`design/flow/config.mk`:
```
export PLATFORM = sky130hd
export DESIGN_NAME = compff8
export DESIGN_NICKNAME = compff8
export VERILOG_FILES = /design/flow/design.v
export SDC_FILE = /design/flow/constraint.sdc
export NUM_CORES = 4
export LEC_CHECK = 0
export CAP_MARGIN = 30
export CELL_PAD_IN_SITES_DETAIL_PLACEMENT = 0
export CORE_ASPECT_RATIO = 0.71
export CORE_MARGIN = 2
export CORE_UTILIZATION = 16
export MAX_ROUTING_LAYER = met5
export SETUP_SLACK_MARGIN = -0.55
export SLEW_MARGIN = 20
```
`design/flow/constraint.sdc`:
```
create_clock -name core_clock -period 11.9 [get_ports {clk}]
set_input_delay 2.3800 -clock core_clock [delete_from_list [all_inputs] [get_ports {clk}]]
set_output_delay 2.3800 -clock core_clock [all_outputs]
set_load 0.01 [all_outputs]
```
`design/flow/design.v`:
```
`timescale 1ns / 1ps
module compff2(ce,clk,x1,img1,x2,img2,y1,img3,y2,img4);
input ce,clk;
input signed [15:0] x1,img1,x2,img2;
output reg signed [15:0] y1,img3,y2,img4;
always @(posedge clk)
begin
y1 <= x1+x2;
img3 <= img1+ img2 ;
y2 <= x1-x2;
img4 <= img1 - img2;
end
endmodule
`timescale 1ns / 1ps
module compff4(ce,clk,xa1,imga1,xa2,imga2,xa3,imga3,xa4,imga4,yb1,imgb1,yb2,imgb2,yb3,imgb3,yb4,imgb4);
input ce,clk;
input signed[15:0] xa1,imga1,xa2,imga2,xa3,imga3,xa4,imga4;
output reg signed [15:0]yb1,imgb1,yb2,imgb2,yb3,imgb3,yb4,imgb4;
wire signed [15:0] yc1,imgc1,yc2,imgc2,yc3,imgc3,yc4,imgc4;
compff2 a0(ce,clk,xa1,imga1,xa3,imga3,yc1,imgc1,yc2,imgc2);
compff2 a1(ce,clk,xa2,imga2,xa4,imga4,yc3,imgc3,yc4,imgc4);
always @(posedge clk)
begin 
yb1 <= yc1 + yc3;
imgb1 <= imgc1 + imgc3;
yb2 <= yc2 + imgc4;
imgb2 <=  imgc2 - yc4 ;
yb3 <= yc1 - yc3;
imgb3 <= imgc1 - imgc3;
yb4 <= yc2 - imgc4;
imgb4 <= imgc2 +  yc4 ;
end
endmodule
`timescale 1ns / 1ps
module compff8(ce,clk,xg1,imgg1,xg2,imgg2,xg3,imgg3,xg4,imgg4,xg5,imgg5,xg6,imgg6,xg7,imgg7,xg8,imgg8,yh1,imgh1,yh2,imgh2,yh3,imgh3,yh4,imgh4,yh5,imgh5,yh6,imgh6,yh7,imgh7,yh8,imgh8);
input ce,clk;
input signed[15:0] xg1,imgg1,xg2,imgg2,xg3,imgg3,xg4,imgg4,xg5,imgg5,xg6,imgg6,xg7,imgg7,xg8,imgg8;
output reg signed[15:0] yh1,imgh1,yh2,imgh2,yh3,imgh3,yh4,imgh4,yh5,imgh5,yh6,imgh6,yh7,imgh7,yh8,imgh8;
wire signed [15:0] ya[7:0],imga[7:0];
compff4 b1(ce,clk,xg1,imgg1,xg3,imgg3,xg5,imgg5,xg7,imgg7,ya[0],imga[0],ya[1],imga[1],ya[2],imga[2],ya[3],imga[3]);
compff4 b2(ce,clk,xg2,imgg2,xg4,imgg4,xg6,imgg6,xg8,imgg8,ya[4],imga[4],ya[5],imga[5],ya[6],imga[6],ya[7],imga[7]);
function signed [15:0] m707;
input signed [15:0] s;
reg signed [31:0] p;
begin
p = s * 32'sd23167 + 32'sd16384;
m707 = p[30:15];
end
endfunction
always @(posedge clk)                
begin
yh1 <= ya[0] + ya[4]  ;
imgh1 <= imga[0] + imga[4] ;
yh2 <= ya[1]+ m707(ya[5] + imga[5]) ;
imgh2 <= imga[1]+ m707(imga[5] - ya[5]) ;
yh3 <= ya[2] + imga[6];
imgh3 <= imga[2] - ya[6];
yh4 <= ya[3] + m707(imga[7] - ya[7]);
imgh4 <= imga[3] - m707(ya[7] + imga[7]);
yh5 <= ya[0] - ya[4];
imgh5 <= imga[0] - imga[4];
yh6 <= ya[1] - m707(ya[5] + imga[5]);
imgh6 <= imga[1] + m707( ya[5] - imga[5]);
yh7 <= ya[2] - imga[6];
imgh7 <= imga[2] + ya[6];
yh8 <= ya[3] + m707(ya[7] - imga[7]);
imgh8 <= imga[3] + m707(ya[7] + imga[7]);
end
endmodule
```
`design/flow/run.sh`:
```
#!/bin/bash
# the make line also repeats each setting of config.mk as NAME=value (left out here)
make -C /OpenROAD-flow-scripts/flow DESIGN_CONFIG=/design/flow/config.mk WORK_HOME=/design/flow/orfs CLKGATE_MAP_FILE= finish
```
==> results.sh, run 1 <==
# physical design summary
export IMPL_ys_flops=746
export IMPL_antenna_found_initial=82
export IMPL_xor_share_pct=9.36
export IMPL_io_buffers=512
export IMPL_arrival_ps=11690
export IMPL_crit_required_ps=12510
export IMPL_place_detailed_hpwl_mm=257
export IMPL_skew_ps=53.3
export IMPL_warning_count=457
export IMPL_ff_type="dfxtp_1"
export IMPL_hold_class="reg -> reg"
export IMPL_cp_common_cell="fa_1"
export IMPL_clockBufferDepth=3
export IMPL_path_buffers=6
export IMPL_dr_pass1_iters=5
export IMPL_setup_reg_to_reg_worst_slack_ps=820
export IMPL_synth_cell_types=89
export IMPL_post_route_util_pct=19.4
export IMPL_maxCapViolCount=0
export IMPL_num_vias=63100
export IMPL_fin_crit_sh_pct=93.1
export IMPL_ys_sh_simple_pct=8.73
export IMPL_logic_area_um2=59500
export IMPL_slowest_delay_ps=570
export IMPL_die_area_um2=523000
export IMPL_fp_util_pct=16.1
export IMPL_initialDrtViolationCount=4325
export IMPL_gp_congestion=0.939
export IMPL_top_area_share_pct=23.1
export IMPL_clk_pin_slew_ps=80
export IMPL_ioPinCount=514
export IMPL_period_minus_slack_ps=11080
export IMPL_synth_stat_cells=9194
export IMPL_post_cts_buffers=0
export IMPL_rr_endpoint="imgh2[15]$_DFF_P_"
export IMPL_synthCells=9194
export IMPL_status="finished clean"
export IMPL_grt_pass1_vias=62100
export IMPL_insertion_delay_ps=730
export IMPL_wl_mm=290
export IMPL_grt_overflow=0
export IMPL_regArea_um2=14900
export IMPL_endpoint="imgh2[15]$_DFF_P_"
export IMPL_ys_sh_aoi_pct=12.6
export IMPL_slowest_stage="or4_1"
export IMPL_holdBufCountCts=0
export IMPL_row_count=222
export IMPL_criticalPathCategory="reg -> reg"
export IMPL_yosysWarnings=3
export IMPL_die_x_um=858
export IMPL_clock_sinks=746
export IMPL_synth_avg_cell_area_um2=9.00
export IMPL_r2r_start="b2.imgb2[0]$_DFF_P_"
export IMPL_via_per_inst=3.77
export IMPL_maxClockFrequency_ghz=0.0903
export IMPL_synth_top_cell_by_area="ha_1"
export IMPL_core_area_um2=515000
export IMPL_syn_to_final_growth_pct=20.9
export IMPL_tightest_slew_ps=1110
export IMPL_nets=12300
export IMPL_crit_cells=40
export IMPL_top_logic_kind="adder cells"
export IMPL_cts_tree="built"
export IMPL_fin_setup_tns_ps=0
export IMPL_grt_usage_pct=10.8
export IMPL_die_y_um=610
export IMPL_yosys_stat_seqShare_pct=18.0
export IMPL_crit_path_start="b2.imgb2[0]$_DFF_P_"
export IMPL_reg2reg_depth=40
export IMPL_endpoint_kind="register"
export IMPL_syn_num_nets=11700
export IMPL_grt_max_degree=23
export IMPL_max_slew_margin_pct=25.2
export IMPL_worstSetupStartpointType="register"
export IMPL_critPathMaxFanout=4
export IMPL_mux_share_pct=0.148
export IMPL_setup_violations=0
export IMPL_cts_root_buf="clkbuf_16"
export IMPL_hold_viol_final=0
export IMPL_area_leaders="ha_1 23%, dfxtp_1 18%, fa_1 18%, inv_1 9.6%, xnor2_1 6.7%"
export IMPL_final_max_slew_violation_count=0
export IMPL_synthArstFlopShare_pct=0
export IMPL_yosys_area_um2=82800
export IMPL_ctsResizeCount=0
export IMPL_fillers=57100
export IMPL_fa_ha_area_share_pct=40.8
export IMPL_hp_start="b1.a0.img4[0]$_DFF_P_"
export IMPL_edf_count=0
export IMPL_rsz0062_at_grt="no"
export IMPL_grt_pass1_wl_mm=417
export IMPL_top_cells_by_count="2118 x inv_1, 1529 x ha_1, 746 x dfxtp_1"
export IMPL_cp_top_family="adder cells"
export IMPL_synthMostInstantiatedCell="inv_1"
export IMPL_worstHoldPathCells=3
export IMPL_wire_per_inst_um=17.4
export IMPL_drc=0
export IMPL_syn_area_um2=82800
export IMPL_h_tree_depth=3
export IMPL_cts_buffers=84
export IMPL_ant_nets=0
export IMPL_hold_path_endpoint="b1.imgb1[0]$_DFF_P_"
[stage by stage]
step / setup slack (ps) / hold slack (ps) / area (µm²) / instances
2_1_floorplan: 2090 / 512 / 82800 / 9194
3_3_place_gp: 1040 / 593 / 96600 / 16500
3_5_place_dp: 972 / 609 / 96700 / 16500
4_1_cts: 946 / 619 / 99800 / 16700
5_1_grt: 69.1 / 649 / 100000 / 16700
6_report: 820 / 618 / 100000 / 16700
[final cells by class]
| cell class | instances | share of cell area, % |
|---|---|---|
| Tap cell | 6832 | 8.54 |
| Timing Repair Buffer | 592 | 5.74 |
| Antenna cell | 76 | 0.190 |
| Multi-Input combinational cell | 6203 | 59.5 |
| Clock inverter | 54 | 0.814 |
| Sequential cell | 746 | 14.9 |
| Inverter | 2133 | 8.00 |
| Clock buffer | 101 | 2.32 |
[layer usage]
| layer | routed length, µm | track usage, % | share of wire (%) |
|---|---|---|---|
| met5 | 46 | 0 | 0.016 |
| met4 | 8800 | 2.83 | 3.0 |
| met3 | 20000 | 2.42 | 6.9 |
| met2 | 132000 | 17.7 | 45 |
| met1 | 130000 | 14.2 | 45 |
==> run 2, diff against run 1 <==
ABC_AREA = 1   (was not set)
CAP_MARGIN = 20   (was 30)
CELL_PAD_IN_SITES_DETAIL_PLACEMENT = not set   (was 0)
CORE_ASPECT_RATIO = not set   (was 0.71)
CORE_UTILIZATION = 68   (was 16)
CTS_CLUSTER_DIAMETER = 41   (was not set)
MAX_ROUTING_LAYER = not set   (was met5)
SETUP_SLACK_MARGIN = 2.52   (was -0.55)
clock period = 9.6 ns   (was 11.9 ns; I/O delays follow)
==> run 2 against run 1 <==
  * The run now fails in 5_1_grt
  * Die size shrank 74%
  * Synthesized cell count grew 29%
  * Synthesized area grew 11%
==> results.sh, run 2 <==
# physical design summary
export IMPL_fp_util_pct=68.5
export IMPL_clockBufferDepth=3
export IMPL_yosysWarnings=3
export IMPL_die_area_um2=137000
export IMPL_row_count=134
export IMPL_ys_flops=746
export IMPL_synth_stat_cells=11800
export IMPL_area_leaders="ha_1 21%, dfxtp_1 16%, fa_1 16%, inv_1 11%, nand2_1 7.4%"
export IMPL_cts_root_buf="clkbuf_16"
export IMPL_io_buffers=512
export IMPL_core_area_um2=133000
export IMPL_dpl_worst_slack_ps=904
export IMPL_fa_ha_area_share_pct=36.9
export IMPL_h_tree_depth=3
export IMPL_synth_cell_types=54
export IMPL_gp_congestion=1.08
export IMPL_synth_top_cell_by_area="ha_1"
export IMPL_top_cells_by_count="2753 x inv_1, 1806 x nand2_1, 1529 x ha_1"
export IMPL_place_detailed_hpwl_mm=252
export IMPL_yosys_area_um2=91500
export IMPL_top_area_share_pct=20.9
export IMPL_clock_sinks=746
export IMPL_ioPinCount=514
export IMPL_holdBufCountCts=0
export IMPL_synthCells=11800
export IMPL_error="[ERROR GRT-0232] Routing congestion too high. Check the congestion heatmap in the GUI."
export IMPL_yosys_stat_seqShare_pct=16.3
export IMPL_top_logic_kind="adder cells"
export IMPL_grt_usage_pct=81.7
export IMPL_edf_count=0
export IMPL_failing_step="5_1_grt"
export IMPL_synth_avg_cell_area_um2=7.73
export IMPL_ys_sh_simple_pct=14.9
export IMPL_ys_sh_aoi_pct=10.8
export IMPL_syn_area_um2=91500
export IMPL_synthArstFlopShare_pct=0
export IMPL_synthMostInstantiatedCell="inv_1"
export IMPL_mux_share_pct=0
export IMPL_grt_overflow=1416
export IMPL_status="aborted with a tool error"
export IMPL_cts_buffers=111
export IMPL_die_y_um=371
export IMPL_syn_num_nets=14400
export IMPL_xor_share_pct=8.79
export IMPL_ff_type="dfxtp_1"
export IMPL_die_x_um=371
## run 2: through the flow
stage	area, µm²	std cells
after floorplan	93000	11800
after global placement	99500	13900
after detailed placement	99500	13900
after CTS	113000	14700
## run 2: metal layers
metal  track usage (%)  GRT overflow
met1              81.7           136
met3              71.6           149
met2              94.9           703
met4              75.1           417
met5              56.5            11
## run 2: what timing repair did
action	in CTS
resized	1341
endpoints found under the setup margin	124
gates cloned	0
setup buffers	509
pin swaps	538
hold endpoints to repair	0
==> run 3, diff against run 2 <==
ABC_AREA = not set   (was 1)
CAP_MARGIN = 15   (was 20)
CELL_PAD_IN_SITES_DETAIL_PLACEMENT = 0   (was not set)
CELL_PAD_IN_SITES_GLOBAL_PLACEMENT = 0   (was not set)
CORE_UTILIZATION = 71   (was 68)
CTS_CLUSTER_DIAMETER = 237   (was 41)
CTS_CLUSTER_SIZE = 13   (was not set)
GPL_ROUTABILITY_DRIVEN = 1   (was not set)
MIN_ROUTING_LAYER = met1   (was not set)
SETUP_SLACK_MARGIN = not set   (was 2.52)
TNS_END_PERCENT = 80   (was not set)
clock period = 8.88 ns   (was 9.6 ns; I/O delays follow)
==> run 3 against run 2 <==
  * Now fails the layout checks on max-capacitance violations, max-slew violations, negative setup slack
  * Die size shrank 13%
  * Synthesized area fell by 9.5%
  * Synthesized cell count is 22% lower
==> results.sh, run 3 <==
# physical design summary
export IMPL_status="finished with violations"
export IMPL_so_faults="max-capacitance violations, max-slew violations, negative setup slack"
export IMPL_ys_sh_simple_pct=8.73
export IMPL_criticalPathCategory="reg -> reg"
export IMPL_fillers=5002
export IMPL_syn_to_final_growth_pct=24.8
export IMPL_cts_buffers=67
export IMPL_dpl_worst_slack_ps=-1090
export IMPL_clk_pin_slew_ps=80
export IMPL_max_slew_margin_pct=-52.7
export IMPL_gp_congestion=1.01
export IMPL_cp_common_cell="nor2_1"
export IMPL_worstHoldPathCells=2
export IMPL_setup_violations=93
export IMPL_rr_endpoint="imgh4[15]$_DFF_P_"
export IMPL_rsz0062_at_grt="yes"
export IMPL_hold_class="reg -> reg"
export IMPL_maxClockFrequency_ghz=0.0955
export IMPL_synth_stat_cells=9194
export IMPL_wire_per_inst_um=25.7
export IMPL_ys_sh_aoi_pct=12.6
export IMPL_crit_required_ps=9520
export IMPL_xor_share_pct=9.36
export IMPL_clockBufferDepth=3
export IMPL_syn_num_nets=11700
export IMPL_die_x_um=345
export IMPL_via_per_inst=6.35
export IMPL_syn_area_um2=82800
export IMPL_reg2reg_depth=46
export IMPL_drc=0
export IMPL_num_vias=77900
export IMPL_top_cells_by_count="2118 x inv_1, 1529 x ha_1, 746 x dfxtp_1"
export IMPL_final_max_slew_violation_count=11
export IMPL_yosys_stat_seqShare_pct=18.0
export IMPL_nets=13200
export IMPL_row_count=125
export IMPL_core_area_um2=116000
export IMPL_yosys_area_um2=82800
export IMPL_edf_count=0
export IMPL_synthMostInstantiatedCell="inv_1"
export IMPL_period_minus_slack_ps=10470
export IMPL_worstSetupStartpointType="register"
export IMPL_wl_mm=316
export IMPL_fp_util_pct=71.4
export IMPL_grt_pass1_wl_mm=409
export IMPL_arrival_ps=11110
export IMPL_place_detailed_hpwl_mm=211
export IMPL_post_route_util_pct=89.1
export IMPL_io_buffers=512
export IMPL_endpoint_kind="register"
export IMPL_slowest_delay_ps=840
export IMPL_synthArstFlopShare_pct=0
export IMPL_clock_sinks=746
export IMPL_dr_pass1_iters=12
export IMPL_die_y_um=345
export IMPL_cp_top_family="adder cells"
export IMPL_insertion_delay_ps=740
export IMPL_grt_overflow=0
export IMPL_warning_count=462
export IMPL_ant_nets=0
export IMPL_path_buffers=11
export IMPL_tightest_slew_ps=2270
export IMPL_synthCells=9194
export IMPL_initialDrtViolationCount=8355
export IMPL_mux_share_pct=0.148
export IMPL_endpoint="imgh4[15]$_DFF_P_"
export IMPL_slowest_stage="fa_1"
export IMPL_synth_avg_cell_area_um2=9.00
export IMPL_r2r_start="b2.yb2[0]$_DFF_P_"
export IMPL_holdBufCountCts=0
export IMPL_top_area_share_pct=23.1
export IMPL_yosysWarnings=3
export IMPL_hold_path_endpoint="b2.yb3[1]$_DFF_P_"
export IMPL_cts_tree="built"
export IMPL_grt_max_degree=23
export IMPL_area_leaders="ha_1 23%, dfxtp_1 18%, fa_1 18%, inv_1 9.6%, xnor2_1 6.7%"
export IMPL_maxCapViolCount=5
export IMPL_setup_reg_to_reg_worst_slack_ps=-1590
export IMPL_ys_flops=746
export IMPL_hold_viol_final=0
export IMPL_synth_cell_types=89
export IMPL_fin_crit_sh_pct=118
export IMPL_antenna_found_initial=36
export IMPL_die_area_um2=119000
export IMPL_h_tree_depth=3
export IMPL_ioPinCount=514
export IMPL_hp_start="b2.a1.y1[1]$_DFF_P_"
export IMPL_timing_final_ws_setup_ps=-1590
export IMPL_skew_ps=60.0
export IMPL_critPathMaxFanout=5
export IMPL_grt_usage_pct=43.8
export IMPL_grt_pass1_vias=76200
export IMPL_fa_ha_area_share_pct=40.8
export IMPL_ff_type="dfxtp_1"
export IMPL_crit_cells=46
export IMPL_top_logic_kind="adder cells"
export IMPL_synth_top_cell_by_area="ha_1"
export IMPL_cts_root_buf="clkbuf_16"
export IMPL_crit_path_start="b2.yb2[0]$_DFF_P_"
[run 3: timing repair]
action | CTS | global route
setup endpoints to repair | 75 | 81
resized | 379 | 393
pin swaps | 237 | 376
setup buffers | 89 | 96
[run 3: metal layers]
layer | vias up | part of all wire (%) | track usage, %
li1 | 32600 | - | -
met2 | 6258 | 43 | 72.8
met5 | - | 0.15 | 0
met3 | 2752 | 12 | 9.23
met1 | 36200 | 32 | 49.1
met4 | 34 | 12 | 34.6
[run 3: layout make-up]
| cell class | instances | area, µm² | area share, % |
|---|---|---|---|
| Multi-Input combinational cell | 6203 | 63200 | 61.2 |
| Sequential cell | 746 | 14900 | 14.5 |
| Timing Repair Buffer | 1562 | 13200 | 12.8 |
| Inverter | 2133 | 8030 | 7.77 |
| Tap cell | 1524 | 1910 | 1.85 |
| Clock buffer | 67 | 1680 | 1.62 |
| Clock inverter | 9 | 168 | 0.162 |
| Antenna cell | 24 | 60.1 | 0.0582 |
[run 3: metrics by stage]
step	area [µm²]	hold WS, ps	instances	TNS, ps
finish	103000	607	12300	-68100
global route	103000	655	12300	-83870
CTS	101000	621	12200	-7310
detailed placement	96300	611	12000	-35540
global placement	96300	594	12000	-16280
floorplan	83100	512	9194	-270
==> run 4, diff against run 3 <==
ABC_AREA = 1   (was not set)
CAP_MARGIN = 5   (was 15)
CELL_PAD_IN_SITES_DETAIL_PLACEMENT = 2   (was 0)
CELL_PAD_IN_SITES_GLOBAL_PLACEMENT = 1   (was 0)
CORE_MARGIN = 7   (was 2)
CORE_UTILIZATION = 20   (was 71)
CTS_CLUSTER_DIAMETER = 156   (was 237)
GPL_ROUTABILITY_DRIVEN = 0   (was 1)
MIN_ROUTING_LAYER = met2   (was met1)
PLACE_DENSITY_LB_ADDON = 0.0   (was not set)
SLEW_MARGIN = 30   (was 20)
clock period = 15.5 ns   (was 8.88 ns; I/O delays follow)
==> run 4 against run 3 <==
  * Now clean on timing, DRC and antenna
  * Synthesized area rose by 11%
  * Hold slack improved by 52 ps
  * Sequential cell count stayed put
  * Clock skew barely moved
  * Global-route usage down 16 points
  * Synthesized cell count grew 29%
  * Count of clock-buffer cells in the layout up 13
  * Critical path depth fell by 6
==> results.sh, run 4 <==
# physical design summary
export IMPL_row_count=248
export IMPL_place_detailed_hpwl_mm=392
export IMPL_maxCapViolCount=0
export IMPL_post_route_util_pct=23.3
export IMPL_insertion_delay_ps=900
export IMPL_max_slew_margin_pct=30.5
export IMPL_ys_sh_aoi_pct=10.8
export IMPL_area_leaders="ha_1 21%, dfxtp_1 16%, fa_1 16%, inv_1 11%, nand2_1 7.4%"
export IMPL_top_logic_kind="adder cells"
export IMPL_rr_endpoint="imgh8[15]$_DFF_P_"
export IMPL_fa_ha_area_share_pct=36.9
export IMPL_fillers=52700
export IMPL_crit_required_ps=16240
export IMPL_reg2reg_depth=40
export IMPL_xor_share_pct=8.79
export IMPL_worstSetupStartpointType="register"
export IMPL_setup_reg_to_reg_worst_slack_ps=5040
export IMPL_antenna_found_initial=8
export IMPL_tightest_slew_ps=1040
export IMPL_syn_to_final_growth_pct=16.0
export IMPL_syn_num_nets=14400
export IMPL_grt_overflow=0
export IMPL_fin_crit_sh_pct=67.5
export IMPL_hp_start="b1.imgb1[0]$_DFF_P_"
export IMPL_die_area_um2=477000
export IMPL_synthCells=11800
export IMPL_setup_violations=0
export IMPL_yosysWarnings=3
export IMPL_crit_cells=40
export IMPL_final_max_slew_violation_count=0
export IMPL_ctsResizeCount=0
export IMPL_yosys_area_um2=91500
export IMPL_warning_count=458
export IMPL_top_area_share_pct=20.9
export IMPL_core_area_um2=456000
export IMPL_initialDrtViolationCount=10600
export IMPL_cp_common_cell="nand2_1"
export IMPL_dpl_worst_slack_ps=4940
export IMPL_drc=0
export IMPL_grt_usage_pct=27.9
export IMPL_synth_top_cell_by_area="ha_1"
export IMPL_cts_tree="built"
export IMPL_clockBufferDepth=4
export IMPL_ioPinCount=514
export IMPL_die_x_um=690
export IMPL_grt_max_degree=27
export IMPL_holdBufCountCts=0
export IMPL_ys_sh_simple_pct=14.9
export IMPL_synthMostInstantiatedCell="inv_1"
export IMPL_status="finished clean"
export IMPL_skew_ps=60.1
export IMPL_grt_pass1_wl_mm=646
export IMPL_ant_nets=0
export IMPL_clk_pin_slew_ps=70
export IMPL_clock_sinks=746
export IMPL_slowest_stage="ha_1"
export IMPL_endpoint_kind="register"
export IMPL_ys_flops=746
export IMPL_criticalPathCategory="reg -> reg"
export IMPL_synth_avg_cell_area_um2=7.73
export IMPL_worstHoldPathCells=3
export IMPL_grt_pass1_vias=138000
export IMPL_synth_stat_cells=11800
export IMPL_synth_cell_types=54
export IMPL_mux_share_pct=0
export IMPL_fin_setup_tns_ps=0
export IMPL_yosys_stat_seqShare_pct=16.3
export IMPL_via_per_inst=6.00
export IMPL_slowest_delay_ps=650
export IMPL_ff_type="dfxtp_1"
export IMPL_maxClockFrequency_ghz=0.0956
export IMPL_path_buffers=7
export IMPL_critPathMaxFanout=19
export IMPL_crit_path_start="b2.imgb4[2]$_DFF_P_"
export IMPL_timing_final_ws_setup_ps=5040
export IMPL_cts_buffers=76
export IMPL_post_cts_buffers=0
export IMPL_edf_count=0
export IMPL_hold_viol_final=0
export IMPL_r2r_start="b2.imgb4[2]$_DFF_P_"
export IMPL_io_buffers=512
export IMPL_die_y_um=690
export IMPL_period_minus_slack_ps=10460
export IMPL_num_vias=110000
export IMPL_rsz0062_at_grt="no"
export IMPL_h_tree_depth=3
export IMPL_endpoint="imgh8[15]$_DFF_P_"
export IMPL_synthArstFlopShare_pct=0
export IMPL_arrival_ps=11190
export IMPL_wire_per_inst_um=24.8
export IMPL_dr_pass1_iters=6
export IMPL_top_cells_by_count="2753 x inv_1, 1806 x nand2_1, 1529 x ha_1"
export IMPL_syn_area_um2=91500
export IMPL_cp_top_family="adder cells"
export IMPL_wl_mm=456
export IMPL_hold_path_endpoint="imgh3[0]$_DFF_P_"
export IMPL_cts_root_buf="clkbuf_16"
export IMPL_nets=14800
export IMPL_fp_util_pct=20.1
export IMPL_hold_class="reg -> reg"
run 4: per-stage QoR:
stage	cell area [µm²]	hold WS (ps)	std cells
2_1_floorplan	91500	512	11800
3_3_place_gp	104000	616	18200
3_5_place_dp	104000	640	18200
4_1_cts	106000	660	18300
5_1_grt	106000	685	18300
6_report	106000	660	18400
run 4: routing by layer:
metal	wire length (µm)	track usage, %	vias to the layer above
li1	-	-	37600
met1	0	-	39200
met2	237000	32.7	32400
met3	204000	40.3	1242
met4	12500	2.18	58
met5	2540	6.61	-
run 4: area by class of cell:
cell class | instances | area [µm²] | share of cell area (%)
multi-input combinational | 8143 | 65500 | 61.8
sequential | 746 | 14900 | 14.1
inverter | 2763 | 10400 | 9.78
tap | 6000 | 7510 | 7.08
timing repair buffer | 555 | 5450 | 5.13
clock buffer | 80 | 1940 | 1.83
antenna | 99 | 248 | 0.233
clock inverter | 13 | 135 | 0.127
==> run 5, diff against run 4 <==
ABC_AREA = 0   (was 1)
CAP_MARGIN = 20   (was 5)
CELL_PAD_IN_SITES_GLOBAL_PLACEMENT = 3   (was 1)
CORE_MARGIN = 4   (was 7)
CORE_UTILIZATION = 66   (was 20)
CTS_CLUSTER_SIZE = 40   (was 13)
HOLD_SLACK_MARGIN = 0.22   (was not set)
MAX_ROUTING_LAYER = met5   (was not set)
MIN_ROUTING_LAYER = met1   (was met2)
SETUP_SLACK_MARGIN = 3.66   (was not set)
SLEW_MARGIN = 0   (was 30)
TNS_END_PERCENT = 25   (was 80)
==> run 5 against run 4 <==
  * The run now fails in 3_1_place_gp_skip_io
  * Die size fell by 72%
  * Synthesized area down 9.5%
  * Synthesized cell count down 22%
==> results.sh, run 5 <==
# physical design summary
export IMPL_edf_count=0
export IMPL_ys_sh_simple_pct=8.73
export IMPL_core_area_um2=124000
export IMPL_xor_share_pct=9.36
export IMPL_synth_stat_cells=9194
export IMPL_ys_sh_aoi_pct=12.6
export IMPL_failing_step="3_1_place_gp_skip_io"
export IMPL_die_y_um=362
export IMPL_top_area_share_pct=23.1
export IMPL_die_x_um=362
export IMPL_syn_num_nets=11700
export IMPL_ys_flops=746
export IMPL_die_area_um2=131000
export IMPL_synth_cell_types=89
export IMPL_error="[ERROR FLW-0024] Place density exceeds 1.0 (current PLACE_DENSITY_LB_ADDON =  0.0). Please check if the value of  PLACE_DENSITY_LB_ADDON is between 0 and 0.99."
export IMPL_top_logic_kind="adder cells"
export IMPL_synthArstFlopShare_pct=0
export IMPL_syn_area_um2=82800
export IMPL_fp_util_pct=66.7
export IMPL_yosys_area_um2=82800
export IMPL_row_count=129
export IMPL_synth_avg_cell_area_um2=9.00
export IMPL_ff_type="dfxtp_1"
export IMPL_area_leaders="ha_1 23%, dfxtp_1 18%, fa_1 18%, inv_1 9.6%, xnor2_1 6.7%"
export IMPL_synthCells=9194
export IMPL_fa_ha_area_share_pct=40.8
export IMPL_synthMostInstantiatedCell="inv_1"
export IMPL_mux_share_pct=0.148
export IMPL_status="aborted with a tool error"
export IMPL_synth_top_cell_by_area="ha_1"
export IMPL_top_cells_by_count="2118 x inv_1, 1529 x ha_1, 746 x dfxtp_1"
export IMPL_yosysWarnings=3
export IMPL_yosys_stat_seqShare_pct=18.0
==> run 6, diff against run 5 <==
CAP_MARGIN = 5   (was 20)
CELL_PAD_IN_SITES_GLOBAL_PLACEMENT = not set   (was 3)
CORE_ASPECT_RATIO = 0.78   (was not set)
CORE_MARGIN = 2   (was 4)
CORE_UTILIZATION = 59   (was 66)
CTS_CLUSTER_DIAMETER = 201   (was 156)
CTS_CLUSTER_SIZE = 88   (was 40)
GPL_ROUTABILITY_DRIVEN = not set   (was 0)
HOLD_SLACK_MARGIN = not set   (was 0.22)
MAX_ROUTING_LAYER = not set   (was met5)
MIN_ROUTING_LAYER = met2   (was met1)
PLACE_DENSITY_LB_ADDON = 0.25   (was 0.0)
SETUP_SLACK_MARGIN = -0.72   (was 3.66)
SLEW_MARGIN = 5   (was 0)
TNS_END_PERCENT = 90   (was 25)
clock period = 13.2 ns   (was 15.5 ns; I/O delays follow)
==> run 6 against run 5 <==
  * The run fails in 3_5_place_dp
  * Die size increased by 9.3%
  * Synthesized cell count unchanged
  * Synthesized area unchanged
==> results.sh, run 6 <==
# physical design summary
export IMPL_yosysWarnings=3
export IMPL_top_cells_by_count="2118 x inv_1, 1529 x ha_1, 746 x dfxtp_1"
export IMPL_fp_util_pct=59.4
export IMPL_gp_congestion=1.27
export IMPL_error="[ERROR DPL-0033] detailed placement checks failed during check placement."
export IMPL_core_area_um2=139000
export IMPL_yosys_area_um2=82800
export IMPL_die_area_um2=143000
export IMPL_io_buffers=512
export IMPL_mux_share_pct=0.148
export IMPL_synthMostInstantiatedCell="inv_1"
export IMPL_fa_ha_area_share_pct=40.8
export IMPL_die_x_um=428
export IMPL_ff_type="dfxtp_1"
export IMPL_synthArstFlopShare_pct=0
export IMPL_synth_avg_cell_area_um2=9.00
export IMPL_synth_stat_cells=9194
export IMPL_top_area_share_pct=23.1
export IMPL_edf_count=0
export IMPL_xor_share_pct=9.36
export IMPL_failing_step="3_5_place_dp"
export IMPL_synth_top_cell_by_area="ha_1"
export IMPL_row_count=121
export IMPL_ioPinCount=514
export IMPL_ys_sh_aoi_pct=12.6
export IMPL_syn_num_nets=11700
export IMPL_syn_area_um2=82800
export IMPL_status="aborted with a tool error"
export IMPL_ys_flops=746
export IMPL_yosys_stat_seqShare_pct=18.0
export IMPL_die_y_um=335
export IMPL_ys_sh_simple_pct=8.73
export IMPL_synthCells=9194
export IMPL_area_leaders="ha_1 23%, dfxtp_1 18%, fa_1 18%, inv_1 9.6%, xnor2_1 6.7%"
export IMPL_synth_cell_types=89
export IMPL_top_logic_kind="adder cells"
## run 6: per-stage QoR
stage / hold WS [ps] / worst slack (ps)
after global placement: 619 / 2270
after floorplan: 512 / 3390
==> run 7, diff against run 6 <==
ABC_AREA = 1   (was 0)
CAP_MARGIN = 20   (was 5)
CELL_PAD_IN_SITES_DETAIL_PLACEMENT = not set   (was 2)
CELL_PAD_IN_SITES_GLOBAL_PLACEMENT = 2   (was not set)
CORE_ASPECT_RATIO = not set   (was 0.78)
CORE_UTILIZATION = 40   (was 59)
CTS_CLUSTER_DIAMETER = 299   (was 201)
CTS_CLUSTER_SIZE = not set   (was 88)
HOLD_SLACK_MARGIN = 0.17   (was not set)
MAX_ROUTING_LAYER = met4   (was not set)
PLACE_DENSITY_LB_ADDON = 0.2   (was 0.25)
SETUP_SLACK_MARGIN = not set   (was -0.72)
SLEW_MARGIN = 20   (was 5)
TNS_END_PERCENT = not set   (was 90)
clock period = 10.3 ns   (was 13.2 ns; I/O delays follow)
==> run 7 against run 6 <==
  * Now clean on timing, DRC and antenna
  * Die size is 62% higher
  * Synthesized cell count is 29% higher
  * Synthesized area is 11% higher
==> results.sh, run 7 <==
# physical design summary
export IMPL_crit_cells=37
export IMPL_ff_type="dfxtp_1"
export IMPL_status="finished clean"
export IMPL_place_detailed_hpwl_mm=297
export IMPL_worstSetupStartpointType="register"
export IMPL_cts_root_buf="clkbuf_16"
export IMPL_path_buffers=8
export IMPL_gp_congestion=1.20
export IMPL_crit_path_start="b2.imgb4[5]$_DFF_P_"
export IMPL_wl_mm=354
export IMPL_cts_tree="built"
export IMPL_reg2reg_depth=37
export IMPL_grt_overflow=0
export IMPL_period_minus_slack_ps=9840
export IMPL_xor_share_pct=8.79
export IMPL_slowest_stage="o21ai_0"
export IMPL_holdBufCountCts=0
export IMPL_critPathMaxFanout=9
export IMPL_fa_ha_area_share_pct=36.9
export IMPL_wl_met2_mm=168
export IMPL_m1WireLength_um=0
export IMPL_final_max_slew_violation_count=0
export IMPL_syn_area_um2=91500
export IMPL_rsz0062_at_grt="no"
export IMPL_setup_reg_to_reg_worst_slack_ps=460
export IMPL_insertion_delay_ps=800
export IMPL_die_area_um2=233000
export IMPL_hold_viol_final=0
export IMPL_clk_pin_slew_ps=60
export IMPL_ctsResizeCount=0
export IMPL_regArea_um2=14900
export IMPL_core_area_um2=227000
export IMPL_maxCapViolCount=0
export IMPL_edf_count=0
export IMPL_grt_pass1_wl_mm=516
export IMPL_layoutNonFillerInstCount=15500
export IMPL_grt_max_degree=19
export IMPL_post_cts_buffers=0
export IMPL_ioPinCount=514
export IMPL_via_per_inst=7.18
export IMPL_max_slew_margin_pct=9.73
export IMPL_wire_per_inst_um=22.8
export IMPL_arrival_ps=10530
export IMPL_die_x_um=482
export IMPL_synthArstFlopShare_pct=0
export IMPL_synth_stat_cells=11800
export IMPL_maxClockFrequency_ghz=0.102
export IMPL_top_area_share_pct=20.9
export IMPL_slowest_delay_ps=610
export IMPL_nets=14800
export IMPL_num_vias=111000
export IMPL_die_y_um=482
export IMPL_ys_sh_simple_pct=14.9
export IMPL_ant_nets=0
export IMPL_antenna_found_initial=3
export IMPL_yosys_stat_seqShare_pct=16.3
export IMPL_synth_top_cell_by_area="ha_1"
export IMPL_dp_cells=15200
export IMPL_wl_met3_mm=151
export IMPL_grt_pass1_vias=123000
export IMPL_io_buffers=512
export IMPL_yosys_area_um2=91500
export IMPL_r2r_start="b2.imgb4[5]$_DFF_P_"
export IMPL_placed_cell_area_um2=99900
export IMPL_synth_cell_types=54
export IMPL_post_route_util_pct=45.6
export IMPL_clockBufferDepth=3
export IMPL_fin_crit_sh_pct=95.5
export IMPL_ys_sh_aoi_pct=10.8
export IMPL_worstHoldPathCells=2
export IMPL_ys_flops=746
export IMPL_syn_to_final_growth_pct=13.4
export IMPL_yosysWarnings=3
export IMPL_tightest_slew_ps=1350
export IMPL_cts_buffers=95
export IMPL_drc=0
export IMPL_fillers=23100
export IMPL_skew_ps=76.0
export IMPL_synth_avg_cell_area_um2=7.73
export IMPL_hp_start="b2.a1.y1[1]$_DFF_P_"
export IMPL_crit_required_ps=10990
export IMPL_cp_top_family="adder cells"
export IMPL_h_tree_depth=3
export IMPL_fin_setup_tns_ps=0
export IMPL_warning_count=457
export IMPL_fp_util_pct=40.3
export IMPL_endpoint_kind="register"
export IMPL_top_layer="met4"
export IMPL_hold_path_endpoint="b2.yb3[1]$_DFF_P_"
export IMPL_hold_class="reg -> reg"
export IMPL_setup_violations=0
export IMPL_top_logic_kind="adder cells"
export IMPL_logic_area_um2=65400
export IMPL_row_count=175
export IMPL_syn_num_nets=14400
export IMPL_synthCells=11800
export IMPL_rr_endpoint="yh4[15]$_DFF_P_"
export IMPL_grt_usage_pct=47.1
export IMPL_mux_share_pct=0
export IMPL_top_cells_by_count="2753 x inv_1, 1806 x nand2_1, 1529 x ha_1"
export IMPL_area_leaders="ha_1 21%, dfxtp_1 16%, fa_1 16%, inv_1 11%, nand2_1 7.4%"
export IMPL_synthMostInstantiatedCell="inv_1"
export IMPL_criticalPathCategory="reg -> reg"
export IMPL_design_area_um2=104000
export IMPL_initialDrtViolationCount=20500
export IMPL_dr_pass1_iters=20
export IMPL_endpoint="yh4[15]$_DFF_P_"
export IMPL_clock_sinks=746
==> run 7: routing by layer <==
layer / GRT usage [%] / vias to the layer above
li1: - / 37800
met1: - / 39400
met2: 52.6 / 31100
met3: 63.0 / 3255
met4: 8.79 / 0
met5: - / -
==> run 7: per-stage QoR <==
| stage | setup slack, ps | hold WS (ps) |
|---|---|---|
| floorplan | 2300 | 512 |
| global placement | 991 | 650 |
| detailed placement | 952 | 647 |
| CTS | 933 | 665 |
| global route | 16.1 | 704 |
| finish | 463 | 665 |
==> run 7: area by class of cell <==
cell class,instances,share of cell area (%)
antenna,125,0.302
clock buffer,111,2.45
clock inverter,67,0.795
inverter,2763,10.0
multi-input combinational,8143,63.1
sequential,746,14.4
tap,3009,3.63
timing repair buffer,569,5.36
==> run 8, diff against run 7 <==
ABC_AREA = not set   (was 1)
CELL_PAD_IN_SITES_GLOBAL_PLACEMENT = not set   (was 2)
CORE_UTILIZATION = 68   (was 40)
CTS_CLUSTER_DIAMETER = not set   (was 299)
CTS_CLUSTER_SIZE = 37   (was not set)
HOLD_SLACK_MARGIN = not set   (was 0.17)
MAX_ROUTING_LAYER = not set   (was met4)
MIN_ROUTING_LAYER = not set   (was met2)
PLACE_DENSITY_LB_ADDON = not set   (was 0.2)
SETUP_SLACK_MARGIN = 2.39   (was not set)
clock period = 9.0 ns   (was 10.3 ns; I/O delays follow)
==> run 8 against run 7 <==
  * Die size decreased by 46%
  * Synthesized area shrank 9.5%
  * Synthesized cell count shrank 22%
  * The flow now stops in 5_1_grt
==> results.sh, run 8 <==
# physical design summary
export IMPL_status="aborted with a tool error"
export IMPL_failing_step="5_1_grt"
export IMPL_place_detailed_hpwl_mm=206
export IMPL_synthArstFlopShare_pct=0
export IMPL_cts_root_buf="clkbuf_16"
export IMPL_row_count=127
export IMPL_ys_sh_simple_pct=8.73
export IMPL_synth_stat_cells=9194
export IMPL_fp_util_pct=68.8
export IMPL_clockBufferDepth=3
export IMPL_synthMostInstantiatedCell="inv_1"
export IMPL_top_logic_kind="adder cells"
export IMPL_syn_num_nets=11700
export IMPL_synth_avg_cell_area_um2=9.00
export IMPL_synth_top_cell_by_area="ha_1"
export IMPL_top_area_share_pct=23.1
export IMPL_die_x_um=353
export IMPL_h_tree_depth=3
export IMPL_ys_sh_aoi_pct=12.6
export IMPL_io_buffers=512
export IMPL_syn_area_um2=82800
export IMPL_core_area_um2=120000
export IMPL_ys_flops=746
export IMPL_yosys_area_um2=82800
export IMPL_fa_ha_area_share_pct=40.8
export IMPL_xor_share_pct=9.36
export IMPL_synthCells=9194
export IMPL_top_cells_by_count="2118 x inv_1, 1529 x ha_1, 746 x dfxtp_1"
export IMPL_dp_cells=11800
export IMPL_holdBufCountCts=0
export IMPL_edf_count=0
export IMPL_yosys_stat_seqShare_pct=18.0
export IMPL_gp_congestion=1.01
export IMPL_cts_buffers=83
export IMPL_mux_share_pct=0.148
export IMPL_yosysWarnings=3
export IMPL_clock_sinks=746
export IMPL_synth_cell_types=89
export IMPL_ff_type="dfxtp_1"
export IMPL_die_area_um2=125000
export IMPL_ioPinCount=514
export IMPL_die_y_um=353
export IMPL_area_leaders="ha_1 23%, dfxtp_1 18%, fa_1 18%, inv_1 9.6%, xnor2_1 6.7%"
==> run 8: timing repair <==
action / in CTS
resized: 454
pin swaps: 309
setup buffers: 118
setup endpoints to repair: 126
==> run 8: through the flow <==
step           hold WS (ps)  area, µm²  util, %  TNS, ps  setup WS (ps)
2_1_floorplan           512      83800        -        0           30.6
3_3_place_gp            603      94700     78.7    -2900           -465
3_5_place_dp            612      94700     78.7    -8570           -689
4_1_cts                 624     101000     83.8    -1790           -252
==> run 9, diff against run 8 <==
CORE_UTILIZATION = 72   (was 68)
CTS_CLUSTER_SIZE = 24   (was 37)
SETUP_SLACK_MARGIN = 1.47   (was 2.39)
clock period = 10.2 ns   (was 9.0 ns; I/O delays follow)
==> run 9 against run 8 <==
  * The flow again stops in 5_1_grt
  * Synthesized cell count did not move
  * Die size fell by 5.5%
  * Synthesized area did not move
==> results.sh, run 9 <==
# physical design summary
export IMPL_synthMostInstantiatedCell="inv_1"
export IMPL_die_area_um2=118000
export IMPL_xor_share_pct=9.36
export IMPL_top_cells_by_count="2118 x inv_1, 1529 x ha_1, 746 x dfxtp_1"
export IMPL_fp_util_pct=72.5
export IMPL_synth_cell_types=89
export IMPL_io_buffers=512
export IMPL_die_y_um=343
export IMPL_synthCells=9194
export IMPL_top_logic_kind="adder cells"
export IMPL_failing_step="5_1_grt"
export IMPL_ioPinCount=514
export IMPL_placed_cell_area_um2=90400
export IMPL_die_x_um=343
export IMPL_yosys_stat_seqShare_pct=18.0
export IMPL_synthArstFlopShare_pct=0
export IMPL_cts_root_buf="clkbuf_16"
export IMPL_cts_buffers=81
export IMPL_edf_count=0
export IMPL_synth_avg_cell_area_um2=9.00
export IMPL_syn_area_um2=82800
export IMPL_ff_type="dfxtp_1"
export IMPL_h_tree_depth=3
export IMPL_syn_num_nets=11700
export IMPL_core_area_um2=114000
export IMPL_clock_sinks=746
export IMPL_place_detailed_hpwl_mm=197
export IMPL_mux_share_pct=0.148
export IMPL_area_leaders="ha_1 23%, dfxtp_1 18%, fa_1 18%, inv_1 9.6%, xnor2_1 6.7%"
export IMPL_yosys_area_um2=82800
export IMPL_synth_stat_cells=9194
export IMPL_ys_flops=746
export IMPL_gp_congestion=1.01
export IMPL_yosysWarnings=3
export IMPL_clockBufferDepth=3
export IMPL_row_count=124
export IMPL_synth_top_cell_by_area="ha_1"
export IMPL_ys_sh_aoi_pct=12.6
export IMPL_top_area_share_pct=23.1
export IMPL_fa_ha_area_share_pct=40.8
export IMPL_status="aborted with a tool error"
export IMPL_ys_sh_simple_pct=8.73
export IMPL_holdBufCountCts=0
run 9: metrics by stage:
stage | hold WS [ps] | worst slack [ps] | std cells
4_1_cts | 629 | 823 | 11500
3_5_place_dp | 608 | 112 | 11200
3_3_place_gp | 600 | 421 | 11200
2_1_floorplan | 512 | 1200 | 9194
run 9: repair_timing:
action                                  4_1_cts
endpoints found under the setup margin       84
gates resized                               400
setup buffers                               149
pin swaps                                   188
==> run 10, diff against run 9 <==
CAP_MARGIN = 40   (was 20)
CTS_CLUSTER_DIAMETER = 326   (was not set)
PLACE_DENSITY = 0.65   (was not set)
SETUP_SLACK_MARGIN = 2.81   (was 1.47)
clock period = 9.58 ns   (was 10.2 ns; I/O delays follow)
==> run 10 against run 9 <==
  * The layout now fails its checks (max-capacitance violations, max-slew violations, negative setup slack)
  * Synthesized area is the same
  * Synthesized cell count stayed put
  * Die size unchanged
==> results.sh, run 10 <==
# physical design summary
export IMPL_ioPinCount=514
export IMPL_clockBufferDepth=3
export IMPL_top_cells_by_count="2118 x inv_1, 1529 x ha_1, 746 x dfxtp_1"
export IMPL_cp_top_family="adder cells"
export IMPL_layoutNonFillerInstCount=11600
export IMPL_synthCells=9194
export IMPL_area_leaders="ha_1 23%, dfxtp_1 18%, fa_1 18%, inv_1 9.6%, xnor2_1 6.7%"
export IMPL_wl_mm=287
export IMPL_maxClockFrequency_ghz=0.0841
export IMPL_syn_num_nets=11700
export IMPL_syn_area_um2=82800
export IMPL_cts_tree="built"
export IMPL_endpoint_kind="register"
export IMPL_hp_start="b2.imgb3[1]$_DFF_P_"
export IMPL_post_route_util_pct=85.2
export IMPL_dp_cells=11300
export IMPL_grt_usage_pct=41.8
export IMPL_synthMostInstantiatedCell="inv_1"
export IMPL_fin_setup_tns_ps=-26810
export IMPL_period_minus_slack_ps=11890
export IMPL_so_faults="max-capacitance violations, max-slew violations, negative setup slack"
export IMPL_ant_nets=0
export IMPL_nets=12600
export IMPL_hold_path_endpoint="yh7[1]$_DFF_P_"
export IMPL_crit_required_ps=10140
export IMPL_insertion_delay_ps=720
export IMPL_crit_cells=41
export IMPL_hold_viol_final=0
export IMPL_top_logic_kind="adder cells"
export IMPL_top_area_share_pct=23.1
export IMPL_arrival_ps=12450
export IMPL_slowest_stage="xnor2_1"
export IMPL_hold_slack_ps=624
export IMPL_h_tree_depth=2
export IMPL_grt_pass1_vias=70500
export IMPL_tightest_slew_ps=2050
export IMPL_initialDrtViolationCount=7184
export IMPL_setup_violations=39
export IMPL_synth_cell_types=89
export IMPL_ff_type="dfxtp_1"
export IMPL_fp_util_pct=72.5
export IMPL_gp_congestion=1.03
export IMPL_hold_class="reg -> reg"
export IMPL_r2r_start="b2.imgb2[0]$_DFF_P_"
export IMPL_grt_pass1_wl_mm=381
export IMPL_status="finished with violations"
export IMPL_row_count=124
export IMPL_final_max_slew_violation_count=2
export IMPL_grt_max_degree=26
export IMPL_via_per_inst=6.26
export IMPL_skew_ps=83.9
export IMPL_grt_overflow=0
export IMPL_yosys_stat_seqShare_pct=18.0
export IMPL_edf_count=0
export IMPL_drc=0
export IMPL_die_y_um=343
export IMPL_slowest_delay_ps=1580
export IMPL_core_area_um2=114000
export IMPL_worstSetupStartpointType="register"
export IMPL_die_area_um2=118000
export IMPL_cts_buffers=37
export IMPL_ys_flops=746
export IMPL_reg2reg_depth=41
export IMPL_ys_sh_aoi_pct=12.6
export IMPL_endpoint="yh6[12]$_DFF_P_"
export IMPL_timing_final_ws_setup_ps=-2310
export IMPL_fin_crit_sh_pct=124
export IMPL_wire_per_inst_um=24.8
export IMPL_die_x_um=343
export IMPL_holdBufCountCts=0
export IMPL_yosys_area_um2=82800
export IMPL_synth_stat_cells=9194
export IMPL_syn_to_final_growth_pct=17.6
export IMPL_critPathMaxFanout=4
export IMPL_rr_endpoint="yh6[12]$_DFF_P_"
export IMPL_antenna_found_initial=64
export IMPL_synthArstFlopShare_pct=0
export IMPL_max_slew_margin_pct=-37.8
export IMPL_dr_pass1_iters=13
export IMPL_mux_share_pct=0.148
export IMPL_io_buffers=512
export IMPL_worstHoldPathCells=2
export IMPL_yosysWarnings=3
export IMPL_warning_count=463
export IMPL_synth_top_cell_by_area="ha_1"
export IMPL_setup_reg_to_reg_worst_slack_ps=-2310
export IMPL_clk_pin_slew_ps=110
export IMPL_ys_sh_simple_pct=8.73
export IMPL_rsz0062_at_grt="yes"
export IMPL_synth_avg_cell_area_um2=9.00
export IMPL_crit_path_start="b2.imgb2[0]$_DFF_P_"
export IMPL_cts_root_buf="clkbuf_16"
export IMPL_place_detailed_hpwl_mm=205
export IMPL_num_vias=72500
export IMPL_xor_share_pct=9.36
export IMPL_criticalPathCategory="reg -> reg"
export IMPL_clock_sinks=746
export IMPL_fa_ha_area_share_pct=40.8
export IMPL_maxCapViolCount=1
export IMPL_path_buffers=11
## run 10: cell type report
| class | count | area (µm²) |
|---|---|---|
| clock buffers | 39 | 933 |
| multi-input cells | 6203 | 62900 |
| diodes | 35 | 87.6 |
| repair buffers | 919 | 8380 |
| flip-flops and latches | 746 | 15000 |
| fillers | 5879 | 16900 |
| well taps | 1512 | 1890 |
| clock inverters | 4 | 67.6 |
| inverters | 2133 | 8050 |
## run 10: timing repair
item | CTS | global route
gates resized | 211 | 327
endpoints found under the setup margin | 126 | 126
pin swaps | 137 | 259
buffers inserted | 114 | 98
## run 10: per-stage QoR
step           worst slack (ps)  cell area, µm²
4_1_cts                     341           94700
6_report                  -2310           97300
3_3_place_gp                114           91700
3_5_place_dp               -175           91800
5_1_grt                   -2380           97300
2_1_floorplan               611           83800
## run 10: per-layer routing
layer	routed length (µm)	track usage (%)	part of all wire, %	vias to the layer above
met5	1270	0	0.44	-
li1	-	-	-	31300
met3	31700	7.44	11	2015
met4	30700	30.2	11	66
met1	97800	49.3	34	34300
met2	126000	68.8	44	4817
==> run 11, diff against run 10 <==
CAP_MARGIN = 20   (was 40)
CTS_CLUSTER_DIAMETER = not set   (was 326)
CTS_CLUSTER_SIZE = 57   (was 24)
PLACE_DENSITY = 0.95   (was 0.65)
SETUP_SLACK_MARGIN = not set   (was 2.81)
clock period = 9.37 ns   (was 9.58 ns; I/O delays follow)
==> run 11 against run 10 <==
  * The run now fails in 5_1_grt
  * Die size did not move
  * Synthesized area unchanged
  * Synthesized cell count is the same
==> results.sh, run 11 <==
# physical design summary
export IMPL_synthCells=9194
export IMPL_syn_area_um2=82800
export IMPL_holdBufCountCts=0
export IMPL_clock_sinks=746
export IMPL_cts_buffers=83
export IMPL_fp_util_pct=72.5
export IMPL_ys_sh_simple_pct=8.73
export IMPL_edf_count=0
export IMPL_top_cells_by_count="2118 x inv_1, 1529 x ha_1, 746 x dfxtp_1"
export IMPL_synth_stat_cells=9194
export IMPL_ioPinCount=514
export IMPL_fa_ha_area_share_pct=40.8
export IMPL_yosys_stat_seqShare_pct=18.0
export IMPL_ff_type="dfxtp_1"
export IMPL_core_area_um2=114000
export IMPL_top_logic_kind="adder cells"
export IMPL_cts_root_buf="clkbuf_16"
export IMPL_synth_cell_types=89
export IMPL_syn_num_nets=11700
export IMPL_h_tree_depth=3
export IMPL_xor_share_pct=9.36
export IMPL_synthArstFlopShare_pct=0
export IMPL_place_detailed_hpwl_mm=215
export IMPL_yosys_area_um2=82800
export IMPL_grt_usage_pct=64.6
export IMPL_die_area_um2=118000
export IMPL_synth_top_cell_by_area="ha_1"
export IMPL_io_buffers=512
export IMPL_die_y_um=343
export IMPL_gp_congestion=0.999
export IMPL_ys_flops=746
export IMPL_die_x_um=343
export IMPL_mux_share_pct=0.148
export IMPL_failing_step="5_1_grt"
export IMPL_status="aborted with a tool error"
export IMPL_row_count=124
export IMPL_synthMostInstantiatedCell="inv_1"
export IMPL_error="[ERROR GRT-0232] Routing congestion too high. Check the congestion heatmap in the GUI."
export IMPL_clockBufferDepth=3
export IMPL_synth_avg_cell_area_um2=9.00
export IMPL_grt_overflow=30
export IMPL_top_area_share_pct=23.1
export IMPL_ys_sh_aoi_pct=12.6
export IMPL_area_leaders="ha_1 23%, dfxtp_1 18%, fa_1 18%, inv_1 9.6%, xnor2_1 6.7%"
export IMPL_yosysWarnings=3
==> run 11: per-layer routing <==
layer	GRT usage [%]	GRT overflow
met2	85.0	0
met5	25.5	0
met1	64.6	1
met4	61.0	5
met3	45.4	24
==> run 11: what timing repair did <==
item | CTS
cloned | 0
setup buffers | 62
endpoints found under the setup margin | 57
pin swaps | 159
gates resized | 227
==> run 11: through the flow <==
stage / std cells / utilization (%) / worst slack (ps) / area (µm²) / hold WS [ps]
CTS: 11900 / 85.9 / -82.2 / 98100 / 640
detailed placement: 11700 / 82.0 / -797 / 93600 / 630
global placement: 11700 / 82.0 / -391 / 93600 / 618
floorplan: 9194 / - / 9.61 / 82800 / 512
==> run 12, diff against run 11 <==
CAP_MARGIN = 15   (was 20)
CELL_PAD_IN_SITES_DETAIL_PLACEMENT = 0   (was not set)
CELL_PAD_IN_SITES_GLOBAL_PLACEMENT = 1   (was not set)
CORE_UTILIZATION = 71   (was 72)
CTS_CLUSTER_DIAMETER = 255   (was not set)
CTS_CLUSTER_SIZE = 13   (was 57)
GPL_ROUTABILITY_DRIVEN = 1   (was not set)
MIN_ROUTING_LAYER = met1   (was not set)
PLACE_DENSITY = not set   (was 0.95)
TNS_END_PERCENT = 80   (was not set)
clock period = 9.58 ns   (was 9.37 ns; I/O delays follow)
==> run 12 against run 11 <==
  * The flow stops in 3_3_place_gp
  * Synthesized cell count stayed put
  * Synthesized area unchanged
  * Die size grew 1.4%
==> results.sh, run 12 <==
# physical design summary
export IMPL_status="aborted with a tool error"
export IMPL_failing_step="3_3_place_gp"
export IMPL_error="[ERROR GPL-0301] Utilization 101.825 % exceeds 100%."
export IMPL_top_logic_kind="adder cells"
export IMPL_xor_share_pct=9.36
export IMPL_ys_sh_simple_pct=8.73
export IMPL_core_area_um2=116000
export IMPL_fp_util_pct=71.4
export IMPL_die_area_um2=119000
export IMPL_syn_num_nets=11700
export IMPL_synth_top_cell_by_area="ha_1"
export IMPL_synth_cell_types=89
export IMPL_syn_area_um2=82800
export IMPL_synthArstFlopShare_pct=0
export IMPL_yosys_stat_seqShare_pct=18.0
export IMPL_synthCells=9194
export IMPL_row_count=125
export IMPL_ioPinCount=514
export IMPL_synth_stat_cells=9194
export IMPL_area_leaders="ha_1 23%, dfxtp_1 18%, fa_1 18%, inv_1 9.6%, xnor2_1 6.7%"
export IMPL_ys_flops=746
export IMPL_die_x_um=345
export IMPL_synthMostInstantiatedCell="inv_1"
export IMPL_die_y_um=345
export IMPL_mux_share_pct=0.148
export IMPL_top_cells_by_count="2118 x inv_1, 1529 x ha_1, 746 x dfxtp_1"
export IMPL_ys_sh_aoi_pct=12.6
export IMPL_yosys_area_um2=82800
export IMPL_edf_count=0
export IMPL_yosysWarnings=3
export IMPL_synth_avg_cell_area_um2=9.00
export IMPL_ff_type="dfxtp_1"
export IMPL_top_area_share_pct=23.1
export IMPL_fa_ha_area_share_pct=40.8
==> run 13, diff against run 12 <==
CAP_MARGIN = 20   (was 15)
CELL_PAD_IN_SITES_DETAIL_PLACEMENT = not set   (was 0)
CELL_PAD_IN_SITES_GLOBAL_PLACEMENT = not set   (was 1)
CORE_ASPECT_RATIO = 0.62   (was not set)
CORE_UTILIZATION = 41   (was 71)
CTS_CLUSTER_DIAMETER = 103   (was 255)
CTS_CLUSTER_SIZE = not set   (was 13)
GPL_ROUTABILITY_DRIVEN = not set   (was 1)
MIN_ROUTING_LAYER = not set   (was met1)
PLACE_DENSITY_LB_ADDON = 0.01   (was not set)
TNS_END_PERCENT = not set   (was 80)
clock period = 15.3 ns   (was 9.58 ns; I/O delays follow)
==> run 13 against run 12 <==
  * The run now finishes clean
  * Synthesized area unchanged
  * Die size rose by 72%
  * Synthesized cell count unchanged
==> results.sh, run 13 <==
# physical design summary
export IMPL_crit_required_ps=15890
export IMPL_tightest_slew_ps=1210
export IMPL_endpoint="yh8[15]$_DFF_P_"
export IMPL_cp_common_cell="fa_1"
export IMPL_status="finished clean"
export IMPL_timing_final_ws_setup_ps=3940
export IMPL_mux_share_pct=0.148
export IMPL_final_max_slew_violation_count=0
export IMPL_initialDrtViolationCount=4369
export IMPL_cp_top_family="AND-OR/OR-AND gates"
export IMPL_place_detailed_hpwl_mm=236
export IMPL_syn_num_nets=11700
export IMPL_fin_setup_tns_ps=0
export IMPL_grt_usage_pct=25.9
export IMPL_synthCells=9194
export IMPL_ioPinCount=514
export IMPL_die_area_um2=206000
export IMPL_ys_sh_aoi_pct=12.6
export IMPL_fin_crit_sh_pct=74.3
export IMPL_yosys_stat_seqShare_pct=18.0
export IMPL_grt_pass1_wl_mm=394
export IMPL_wire_per_inst_um=21.3
export IMPL_clk_pin_slew_ps=60
export IMPL_syn_area_um2=82800
export IMPL_via_per_inst=4.98
export IMPL_insertion_delay_ps=720
export IMPL_ant_nets=0
export IMPL_rr_endpoint="yh8[15]$_DFF_P_"
export IMPL_grt_max_degree=24
export IMPL_clockBufferDepth=3
export IMPL_h_tree_depth=3
export IMPL_synth_top_cell_by_area="ha_1"
export IMPL_slowest_delay_ps=840
export IMPL_gp_congestion=0.935
export IMPL_skew_ps=41.9
export IMPL_endpoint_kind="register"
export IMPL_top_area_share_pct=23.1
export IMPL_cts_buffers=85
export IMPL_antenna_found_initial=46
export IMPL_dr_pass1_iters=6
export IMPL_hp_start="b1.a0.img4[0]$_DFF_P_"
export IMPL_critPathMaxFanout=8
export IMPL_cts_tree="built"
export IMPL_worstSetupStartpointType="register"
export IMPL_rsz0062_at_grt="no"
export IMPL_arrival_ps=11950
export IMPL_cts_root_buf="clkbuf_16"
export IMPL_row_count=129
export IMPL_num_vias=62500
export IMPL_synthMostInstantiatedCell="inv_1"
export IMPL_ys_sh_simple_pct=8.73
export IMPL_ff_type="dfxtp_1"
export IMPL_grt_overflow=0
export IMPL_path_buffers=4
export IMPL_criticalPathCategory="reg -> reg"
export IMPL_die_x_um=575
export IMPL_reg2reg_depth=38
export IMPL_area_leaders="ha_1 23%, dfxtp_1 18%, fa_1 18%, inv_1 9.6%, xnor2_1 6.7%"
export IMPL_yosysWarnings=3
export IMPL_drc=0
export IMPL_fa_ha_area_share_pct=40.8
export IMPL_edf_count=0
export IMPL_hold_path_endpoint="b1.imgb2[0]$_DFF_P_"
export IMPL_period_minus_slack_ps=11360
export IMPL_core_area_um2=200000
export IMPL_synth_cell_types=89
export IMPL_synth_avg_cell_area_um2=9.00
export IMPL_wl_mm=268
export IMPL_setup_reg_to_reg_worst_slack_ps=3940
export IMPL_maxClockFrequency_ghz=0.0880
export IMPL_crit_cells=38
export IMPL_hold_class="reg -> reg"
export IMPL_max_slew_margin_pct=18.9
export IMPL_setup_violations=0
export IMPL_synth_stat_cells=9194
export IMPL_post_cts_buffers=0
export IMPL_crit_path_start="b2.imgb4[2]$_DFF_P_"
export IMPL_r2r_start="b2.imgb4[2]$_DFF_P_"
export IMPL_ys_flops=746
export IMPL_ctsResizeCount=0
export IMPL_top_cells_by_count="2118 x inv_1, 1529 x ha_1, 746 x dfxtp_1"
export IMPL_synthArstFlopShare_pct=0
export IMPL_slowest_stage="o311ai_2"
export IMPL_yosys_area_um2=82800
export IMPL_fp_util_pct=41.4
export IMPL_xor_share_pct=9.36
export IMPL_top_logic_kind="adder cells"
export IMPL_maxCapViolCount=0
export IMPL_holdBufCountCts=0
export IMPL_hold_viol_final=0
export IMPL_syn_to_final_growth_pct=14.4
export IMPL_warning_count=457
export IMPL_die_y_um=358
export IMPL_io_buffers=512
export IMPL_worstHoldPathCells=3
export IMPL_dpl_worst_slack_ps=4070
export IMPL_clock_sinks=746
export IMPL_grt_pass1_vias=61800
export IMPL_nets=12300
[run 13: final cells by class]
type,count,area [µm²]
Timing Repair Buffer,582,5650
Fill cell,19400,105000
Clock inverter,45,728
Clock buffer,111,2380
Antenna cell,48,120
Inverter,2133,8010
Multi-Input combinational cell,6203,59500
Tap cell,2685,3360
Sequential cell,746,14900
[run 13: metal layers]
| metal | track usage, % | up-vias | share of wire [%] |
|---|---|---|---|
| met5 | 0.271 | - | 0.044 |
| met4 | 6.42 | 8 | 2.6 |
| met3 | 7.56 | 239 | 8.5 |
| met2 | 34.4 | 1650 | 37 |
| met1 | 39.9 | 29800 | 52 |
| li1 | - | 30800 | - |
[run 13: per-stage QoR]
| stage | hold WS, ps | area, µm² | std cells | utilization [%] |
|---|---|---|---|---|
| after floorplan | 512 | 82800 | 9194 | - |
| after global placement | 619 | 91400 | 12300 | 45.7 |
| after detailed placement | 620 | 91400 | 12300 | 45.7 |
| after CTS | 630 | 94500 | 12500 | 47.3 |
| after global routing | 636 | 94600 | 12500 | 47.3 |
| final | 620 | 94700 | 12600 | 47.3 |
